==> run a: inputs <==
// Controller_FIR
module Controller_FIR (
	input	[7:0] 	VPPG,             
	input 		  	Find_Setting,     
	input 		  	CLK,              
	input 		  	rst_n,            
	output 	[6:0] 	DC_Comp,          
	output 	[3:0] 	pga_Gain,         
	output 		  	LED_IR,           
	output 		  	LED_RED,          
	output  [19:0] 	Out_RED_Filtered, 
	output  [19:0] 	Out_IR_Filtered,  
	output  [3:0] 	LED_Drive         
);
clock: 10.6 ns
lec_check: 0
abc_area: 0
cap_margin: 30
cell_pad_in_sites_detail_placement: 1
cell_pad_in_sites_global_placement: 0
core_aspect_ratio: 0.57
core_margin: 9
core_utilization: 29
cts_cluster_diameter: 36
cts_cluster_size: 78
gpl_routability_driven: 0
gpl_timing_driven: 0
hold_slack_margin: 0.24
min_routing_layer: met2
place_density_lb_addon: 0.24
setup_slack_margin: 2.71
slew_margin: 35
tns_end_percent: 50
run.sh (not shown) runs the stock make flow with config.mk's settings and CLKGATE_MAP_FILE=.
==> inputs of run b, as changes to run a <==
==> flow/config.mk (replaced) <==
export PLATFORM = sky130hd
export DESIGN_NAME = Controller_FIR
export DESIGN_NICKNAME = Controller_FIR
export VERILOG_FILES = /design/flow/design.v
export SDC_FILE = /design/flow/constraint.sdc
export NUM_CORES = 4
export LEC_CHECK = 0
export CAP_MARGIN = 20
export CORE_MARGIN = 2
export CORE_UTILIZATION = 63
export SLEW_MARGIN = 20
==> flow/constraint.sdc (replaced) <==
create_clock -name core_clock -period 4.75 [get_ports {CLK}]
set_input_delay 0.9500 -clock core_clock [delete_from_list [all_inputs] [get_ports {CLK}]]
set_output_delay 0.9500 -clock core_clock [all_outputs]
set_load 0.01 [all_outputs]
==> inputs of run c, as changes to run a <==
==> flow/config.mk (replaced) <==
export PLATFORM = sky130hd
export DESIGN_NAME = Controller_FIR
export DESIGN_NICKNAME = Controller_FIR
export VERILOG_FILES = /design/flow/design.v
export SDC_FILE = /design/flow/constraint.sdc
export NUM_CORES = 4
export LEC_CHECK = 0
export ABC_AREA = 1
export CAP_MARGIN = 30
export CELL_PAD_IN_SITES_DETAIL_PLACEMENT = 0
export CELL_PAD_IN_SITES_GLOBAL_PLACEMENT = 3
export CORE_MARGIN = 9
export CORE_UTILIZATION = 29
export CTS_CLUSTER_DIAMETER = 36
export GPL_ROUTABILITY_DRIVEN = 0
export MIN_ROUTING_LAYER = met2
export PLACE_DENSITY_LB_ADDON = 0.24
export SETUP_SLACK_MARGIN = 2.71
export SLEW_MARGIN = 35
export TNS_END_PERCENT = 50
==> summary of the runs <==
- Run b completed, yet does not pass: negative setup slack. Run c ran to the end with no violations. Run a passed the timing, DRC and antenna checks.
- First-iteration DRC count: run b < run c < run a.
- Critical path depth is the same in run c and run b.
- Of run a and run b, run a has the higher register-to-register slack (gap 4.5 ns).
- Sequential cell count is the same in run c and run a.
- Against run c, the die area of run b is smaller by 57%.
- Worst setup slack, lowest first: run b, run a, run c.
- Between run c and run b, the lower maximum frequency is in run c (gap about 3.3%, measured against run b).

---

==> inputs of build 79 <==
Controller_FIR again, from the RTL that the note above started with.
Design Controller_FIR, start of the top module:
module Controller_FIR (
	input	[7:0] 	VPPG,             
	input 		  	Find_Setting,     
	input 		  	CLK,              
	input 		  	rst_n,            
	output 	[6:0] 	DC_Comp,          
	output 	[3:0] 	pga_Gain,         
	output 		  	LED_IR,           
	output 		  	LED_RED,          
	output  [19:0] 	Out_RED_Filtered, 
	output  [19:0] 	Out_IR_Filtered,  
	output  [3:0] 	LED_Drive         
);
==> flow/config.mk <==
export PLATFORM = sky130hd
export DESIGN_NAME = Controller_FIR
export DESIGN_NICKNAME = Controller_FIR
export VERILOG_FILES = /design/flow/design.v
export SDC_FILE = /design/flow/constraint.sdc
export NUM_CORES = 4
export LEC_CHECK = 0
export CAP_MARGIN = 40
export CORE_MARGIN = 2
export CORE_UTILIZATION = 72
export CTS_CLUSTER_DIAMETER = 361
export CTS_CLUSTER_SIZE = 21
export PLACE_DENSITY_LB_ADDON = 0.01
export SETUP_SLACK_MARGIN = -0.52
export SLEW_MARGIN = 20
export TNS_END_PERCENT = 40
==> flow/constraint.sdc <==
create_clock -name core_clock -period 5.18 [get_ports {CLK}]
set_input_delay 1.0360 -clock core_clock [delete_from_list [all_inputs] [get_ports {CLK}]]
set_output_delay 1.0360 -clock core_clock [all_outputs]
set_load 0.01 [all_outputs]
==> build 75 (differences from build 79) <==
- ABC_AREA: not set -> 1
- CAP_MARGIN: 40 -> 20
- CTS_CLUSTER_DIAMETER: 361 -> 224
- CTS_CLUSTER_SIZE: 21 -> not set
- HOLD_SLACK_MARGIN: not set -> 0.29
- PLACE_DENSITY_LB_ADDON: 0.01 -> 0.02
- SETUP_SLACK_MARGIN: -0.52 -> not set
- TNS_END_PERCENT: 40 -> 5
==> flow/constraint.sdc (replaced) <==
create_clock -name core_clock -period 4.02 [get_ports {CLK}]
set_input_delay 0.8040 -clock core_clock [delete_from_list [all_inputs] [get_ports {CLK}]]
set_output_delay 0.8040 -clock core_clock [all_outputs]
set_load 0.01 [all_outputs]
==> trial 22 (differences from build 79) <==
- CAP_MARGIN: 40 -> 20
- CTS_CLUSTER_DIAMETER: 361 -> 224
- CTS_CLUSTER_SIZE: 21 -> not set
- PLACE_DENSITY_LB_ADDON: 0.01 -> not set
- SETUP_SLACK_MARGIN: -0.52 -> not set
- TNS_END_PERCENT: 40 -> not set
==> flow/constraint.sdc (replaced) <==
create_clock -name core_clock -period 5.94 [get_ports {CLK}]
set_input_delay 1.1880 -clock core_clock [delete_from_list [all_inputs] [get_ports {CLK}]]
set_output_delay 1.1880 -clock core_clock [all_outputs]
set_load 0.01 [all_outputs]
==> build 67 (differences from build 79) <==
- CAP_MARGIN: 40 -> 20
- CORE_UTILIZATION: 72 -> 40
- CTS_CLUSTER_DIAMETER: 361 -> not set
- CTS_CLUSTER_SIZE: 21 -> not set
- PLACE_DENSITY_LB_ADDON: 0.01 -> not set
- SETUP_SLACK_MARGIN: -0.52 -> not set
- TNS_END_PERCENT: 40 -> not set
==> flow/constraint.sdc (replaced) <==
create_clock -name core_clock -period 7.24 [get_ports {CLK}]
set_input_delay 1.4480 -clock core_clock [delete_from_list [all_inputs] [get_ports {CLK}]]
set_output_delay 1.4480 -clock core_clock [all_outputs]
set_load 0.01 [all_outputs]
==> results <==
Setup TNS: build 79 -17580 ps; trial 22 -2670 ps; build 67 0 ps; build 75 -38900 ps
DP HPWL: build 79 120000 um; trial 22 117000 um; build 67 121000 um; build 75 131000 um
Reg2reg start: build 79 red.order[1][1]; trial 22 ir.order[1][1]; build 67 ir.order[1][1]; build 75 red.order[1][3]
Min setup slack post-route: build 79 -999 ps; trial 22 -415 ps; build 67 406 ps; build 75 -1700 ps
Number of cells traversed by the worst register-to-register path: build 79 27; trial 22 30; build 67 29; build 75 29
Die X-Extent: build 79 311 um; trial 22 311 um; build 67 416 um; build 75 314 um
Length of routed met3 wiring: build 79 9540 um; trial 22 8570 um; build 67 4740 um; build 75 12600 um
Overall die height: build 79 311 um; trial 22 311 um; build 67 416 um; build 75 314 um
Launch point of the critical path: build 79 red.order[1][1]; trial 22 ir.order[1][1]; build 67 ir.order[1][1]; build 75 red.order[1][3]
Standard-cell row count: build 79 112; trial 22 112; build 67 151; build 75 113
Status: build 79 complete, but fails checks; trial 22 complete, but fails checks; build 67 complete, no violations; build 75 complete, but fails checks
Layout check failures: build 79 negative setup slack; trial 22 negative setup slack; build 67 -; build 75 negative setup slack
Core footprint: build 79 93500 um2; trial 22 93500 um2; build 67 169000 um2; build 75 95300 um2
Total placed cells including tap cells: build 79 8268; trial 22 8230; build 67 9146; build 75 9423
